== pepper ==
==> flow/design.v <==
module Decoder_Unit (
    input [1 : 0] DEC_ALU_FUNC,
    output reg DEC_Arith_Enable, DEC_Logic_Enable, DEC_CMP_Enable, DEC_Shift_Enable
);
always @(*) begin
    DEC_Arith_Enable = 1'b0;
    DEC_Logic_Enable = 1'b0;
    DEC_CMP_Enable   = 1'b0;
    DEC_Shift_Enable = 1'b0;
    case (DEC_ALU_FUNC)
        2'b00: DEC_Arith_Enable = 1'b1;
        2'b01: DEC_Logic_Enable = 1'b1;
        2'b10: DEC_CMP_Enable   = 1'b1;
        2'b11: DEC_Shift_Enable = 1'b1;
        default: begin
            DEC_Arith_Enable = 1'b0;
            DEC_Logic_Enable = 1'b0;
            DEC_CMP_Enable   = 1'b0;
            DEC_Shift_Enable = 1'b0; 
    end
    endcase
end
endmodule
module Arithmetic_Unit #(
    parameter A_WIDTH = 16,
    parameter B_WIDTH = 16
) (
    input clk,rst,
    input [A_WIDTH - 1 : 0] A,
    input [B_WIDTH - 1 : 0] B,
    input [1 : 0] Arith_ALU_FUNC,
    input Arith_Enable,
    output reg [A_WIDTH + B_WIDTH - 1 : 0] Arith_OUT,
    output reg Carry_OUT, Arith_Flag       
);
reg [A_WIDTH + B_WIDTH - 1 : 0] ADD_Signal;
always @(posedge clk or negedge rst) begin
    if(!rst) begin 
        Arith_OUT  <=  'b0;
        Carry_OUT  <= 1'b0; 
        Arith_Flag <= 1'b0; 
end
else begin
    Arith_Flag <= Arith_Enable;
    if(Arith_Enable) begin
        case (Arith_ALU_FUNC)
            2'b00: begin
                if (A_WIDTH >= B_WIDTH) begin
                    Arith_OUT <= A + B;
                    {Carry_OUT,ADD_Signal[A_WIDTH - 1 : 0]} <= A + B;
                end
                else begin
                    Arith_OUT <= A + B;
                    {Carry_OUT,ADD_Signal[B_WIDTH - 1 : 0]} <= A + B;
                end
            end
            2'b01: Arith_OUT <= A - B;
            2'b10: Arith_OUT <= A * B;
            2'b11: Arith_OUT <= (B == 0) ? 'b0 : A / B;
            default: begin
                Arith_OUT <=  'b0;
                Carry_OUT <= 1'b0; 
            end
        endcase 
    end
  end
end
endmodule
module Logic_Unit #(
    parameter A_WIDTH = 16,
    parameter B_WIDTH = 16
) (
    input clk,rst,
    input [A_WIDTH - 1 : 0] A,
    input [B_WIDTH - 1 : 0] B,
    input [1 : 0] Logic_ALU_FUNC,
    input Logic_Enable,
    output reg [A_WIDTH + B_WIDTH - 1 : 0] Logic_OUT,
    output reg Logic_Flag       
);
always @(posedge clk or negedge rst) begin
    if(!rst) begin
    Logic_OUT  <= 16'b0;
    Logic_Flag <= 1'b0;
end
else begin
    Logic_Flag <= Logic_Enable;
    if(Logic_Enable) begin
        case (Logic_ALU_FUNC)
            2'b00: Logic_OUT <=   A & B; 
            2'b01: Logic_OUT <=   A | B;
            2'b10: Logic_OUT <= ~(A & B);
            2'b11: Logic_OUT <= ~(A | B);
            default: begin
                Logic_OUT <= 16'b0;
            end
        endcase
    end
  end
end
endmodule
module CMP_Unit #(
    parameter A_WIDTH = 16,
    parameter B_WIDTH = 16
) (
    input clk,rst,
    input [A_WIDTH - 1 : 0] A,
    input [B_WIDTH - 1 : 0] B,    
    input [1 : 0] CMP_ALU_FUNC,
    input CMP_Enable,
    output reg [A_WIDTH + B_WIDTH - 1 : 0] CMP_OUT,
    output reg CMP_Flag       
);
always @(posedge clk or negedge rst) begin
    if(!rst) begin
       CMP_OUT  <= 16'b0;
       CMP_Flag <= 1'b0;
    end
    else begin
    CMP_Flag <= CMP_Enable;    
    if(CMP_Enable) begin
        case (CMP_ALU_FUNC)
            2'b00: CMP_OUT <= 16'b0; 
            2'b01: begin
                if( A == B)
                CMP_OUT <= 16'b1;
                else
                CMP_OUT <= 16'b0;
            end
            2'b10:begin
                if( A > B)
                CMP_OUT <= 16'b10;
                else
                CMP_OUT <= 16'b0;
            end
            2'b11:begin
                if( A < B)
                CMP_OUT <= 16'b11;
                else
                CMP_OUT <= 16'b0;
            end
            default: begin
                CMP_OUT <= 16'b0;
            end
        endcase
    end
  end
end
endmodule
module Shift_Unit #(
    parameter A_WIDTH = 16,
    parameter B_WIDTH = 16
) (
    input clk,rst,
    input [A_WIDTH - 1 : 0] A,
    input [B_WIDTH - 1 : 0] B,
    input [1 : 0] Shift_ALU_FUNC,
    input Shift_Enable,
    output reg [A_WIDTH + B_WIDTH - 1 : 0] Shift_OUT,
    output reg Shift_Flag       
);
always @(posedge clk or negedge rst) begin
  if(!rst) begin
    Shift_OUT  <= 16'b0;
    Shift_Flag <= 1'b0;
end
else begin
    Shift_Flag <= Shift_Enable;
    if(Shift_Enable) begin
        case (Shift_ALU_FUNC)
            2'b00: Shift_OUT <= A >> 1; 
            2'b01: Shift_OUT <= A << 1;
            2'b10: Shift_OUT <= B >> 1;
            2'b11: Shift_OUT <= B << 1;
            default: begin
                Shift_OUT <= 16'b0;
            end
        endcase
    end
  end
end
endmodule
module alu_top #(
    parameter A_WIDTH_TOP = 16,
    parameter B_WIDTH_TOP = 16
) (
    input   CLK,rst,
    input   [3 : 0] ALU_FUNC,
    input   [A_WIDTH_TOP - 1 : 0] A,
    input   [B_WIDTH_TOP - 1 : 0] B,
    output  [A_WIDTH_TOP + B_WIDTH_TOP - 1 : 0] Arith_OUT, Logic_OUT, CMP_OUT,Shift_OUT,
    output  Carry_OUT, Arith_Flag, Logic_Flag, CMP_Flag, Shift_Flag
);
wire Arith_EN, Logic_EN, CMP_EN, Shift_EN;
Decoder_Unit U0 (
    .DEC_ALU_FUNC(ALU_FUNC[3 : 2]),
    .DEC_Arith_Enable(Arith_EN),
    .DEC_Logic_Enable(Logic_EN),
    .DEC_CMP_Enable  (CMP_EN),
    .DEC_Shift_Enable(Shift_EN)
);
Arithmetic_Unit #(.A_WIDTH(A_WIDTH_TOP), .B_WIDTH(B_WIDTH_TOP)) U1 (
    .clk(CLK),
    .rst(rst),
    .A(A),
    .B(B),
    .Arith_ALU_FUNC(ALU_FUNC[1 : 0]),
    .Arith_Enable(Arith_EN),
    .Arith_OUT(Arith_OUT),
    .Carry_OUT(Carry_OUT),
    .Arith_Flag(Arith_Flag)
);
Logic_Unit #(.A_WIDTH(A_WIDTH_TOP), .B_WIDTH(B_WIDTH_TOP)) U2 (
    .clk(CLK),
    .rst(rst),
    .A(A),
    .B(B),
    .Logic_ALU_FUNC(ALU_FUNC[1 : 0]),
    .Logic_Enable(Logic_EN),
    .Logic_OUT(Logic_OUT),
    .Logic_Flag(Logic_Flag)
);
CMP_Unit #(.A_WIDTH(A_WIDTH_TOP), .B_WIDTH(B_WIDTH_TOP)) U3 (
    .clk(CLK),
    .rst(rst),
    .A(A),
    .B(B),
    .CMP_ALU_FUNC(ALU_FUNC[1 : 0]),
    .CMP_Enable(CMP_EN),
    .CMP_OUT(CMP_OUT),
    .CMP_Flag(CMP_Flag)
);
Shift_Unit #(.A_WIDTH(A_WIDTH_TOP), .B_WIDTH(B_WIDTH_TOP)) U4 (
    .clk(CLK),
    .rst(rst),
    .A(A),
    .B(B),
    .Shift_ALU_FUNC(ALU_FUNC[1 : 0]),
    .Shift_Enable(Shift_EN),
    .Shift_OUT(Shift_OUT),
    .Shift_Flag(Shift_Flag)
);
endmodule
make LEC_CHECK=0 CAP_MARGIN=20 CORE_MARGIN=2 CORE_UTILIZATION=71 CTS_CLUSTER_DIAMETER=323 CTS_CLUSTER_SIZE=59 MAX_ROUTING_LAYER=met4 PLACE_DENSITY=0.66 SLEW_MARGIN=20 finish   # period 126.0 ns
run.sh (not shown) runs the stock make flow with config.mk's settings and CLKGATE_MAP_FILE=.
pepper: no failed stages, no open violations at the end
### pepper -> lagoon
Settings: CORE_UTILIZATION changed from 71 to 70; CTS_CLUSTER_DIAMETER changed from 323 to 88; PLACE_DENSITY removed (was 0.66); CTS_CLUSTER_SIZE removed (was 59); the clock period (ns, I/O delays scaled along) changed from 126.0 to 85.3.
### Flow results
- In the metrics for pepper and lagoon, the one carrying the lower row count is pepper.
- pepper and lagoon ended up with roughly the same post-synthesis cell count from yosys.
- The minimum setup slack after placement in lagoon sits 19.28 ns below the value recorded for pepper.
- Status: lagoon FAILED at clock tree synthesis (4_1_cts) (tool error)
- Compared to pepper, lagoon has half-perimeter wire length after placement 58% higher.
- Total die area, pepper and lagoon: smaller value in pepper
- Reported for pepper and lagoon, flip-flop and latch count after synthesis turned out identical to the last digit.
diff inputs: lagoon => juniper
Settings: removing MAX_ROUTING_LAYER (formerly met4); removing CTS_CLUSTER_DIAMETER (formerly 88); changing CORE_UTILIZATION from 70 to 72; setting ABC_AREA to 1 for the first time; setting CTS_CLUSTER_SIZE to 100 for the first time; changing the clock period (ns, I/O delays scaled along) from 85.3 to 131.0.
[summary]
- Against lagoon as the reference, juniper delivers a lower multiplexer fraction of the synthesized cell area.
- For die outline width, lagoon and juniper come out practically identical.
- juniper: no failed stages, no open violations at the end
- In juniper, netlist area before placement is higher than in lagoon.
- Of juniper and lagoon, juniper shows the higher post-synthesis instance total, with lagoon below it.
- juniper ends up with higher yosys synthesis chip area than lagoon does.
- Area fraction in and, or, nand and nor cells ended up 8.2 points higher on juniper than on lagoon.
Input changes introduced in cedar (baseline for comparison: juniper):
Settings: CTS_CLUSTER_SIZE no longer set, was 100; CORE_ASPECT_RATIO now 0.71, previously not set; TNS_END_PERCENT now 90, previously not set; CORE_UTILIZATION now 40, was 72; ABC_AREA no longer set, was 1; the clock period (ns, I/O delays scaled along) now 130.0, was 131.0.
Results
cedar vs. juniper: worst setup slack went down, clock-pin slew on the worst setup and hold paths neither gained nor lost much, and-or/or-and share of the synthesized area increased 9.6 points.
Per the comparison of cedar with juniper, length in cells of the worst reg-to-reg path has increased; sequential share of cell area neither gained nor lost much.
Critical path startpoint: B[2] -> juniper, B[0] -> cedar
Input changes introduced in umber (baseline for comparison: cedar):
Settings: MIN_ROUTING_LAYER now met2, previously not set; CELL_PAD_IN_SITES_DETAIL_PLACEMENT now 2, previously not set; GPL_ROUTABILITY_DRIVEN now 0, previously not set.
## What came out
- umber: aborted in global routing (5_1_grt) (tool error)
- Compared cedar against umber; async set or reset register ratio after synthesis within noise.
- In terms of die area, umber and cedar differ only marginally.
- Synthesized area: umber vs cedar — no meaningful difference
- Changes observed in umber relative to cedar: share of synthesized cell area in and-or and or-and compound cells about even; synthesized cell count held; worst setup slack before clock tree synthesis fell 14.93 ns.
- On chip area in the Yosys report, cedar tracks umber almost exactly.
- Compared umber against cedar; total instance count after detailed placement within noise.
- umber vs cedar: quantity of gates resized following cts up
- Standard cell area after detailed placement: umber vs cedar — no meaningful difference
- Of umber and cedar, cedar shows the lower buffers inserted during post-CTS setup optimization, with umber above it.
--- input diff umber..delta ---
Settings: CORE_ASPECT_RATIO: 0.71 -> 0.5; CELL_PAD_IN_SITES_DETAIL_PLACEMENT: 2 -> unset; PLACE_DENSITY_LB_ADDON: unset -> 0.02; GPL_ROUTABILITY_DRIVEN: 0 -> unset; CORE_UTILIZATION: 40 -> 65; TNS_END_PERCENT: 90 -> 10; CTS_CLUSTER_SIZE: unset -> 100; MIN_ROUTING_LAYER: met2 -> unset.
==> results <==
As far as count of hold buffers inserted by post-cts repair is concerned, umber and delta perform about the same.
Between umber and delta, the flow reports die area decreasing by more than a quarter.
Half-perimeter wire length after detailed placement: higher on umber
Among umber and delta, the run that stopped before the end is umber, and it is the only one.
Status(umber) = ERROR, stage = global routing (5_1_grt)
Instance area at placement in delta is 540 um2 below umber.
For quantity of I/O buffers inserted on ports, umber and delta come out practically identical.
Side by side, count of instances resized after the clock tree is built turned out lower in delta than in umber.
Compared with umber, in delta worst slack after detailed placement has increased; width of the chip has decreased.
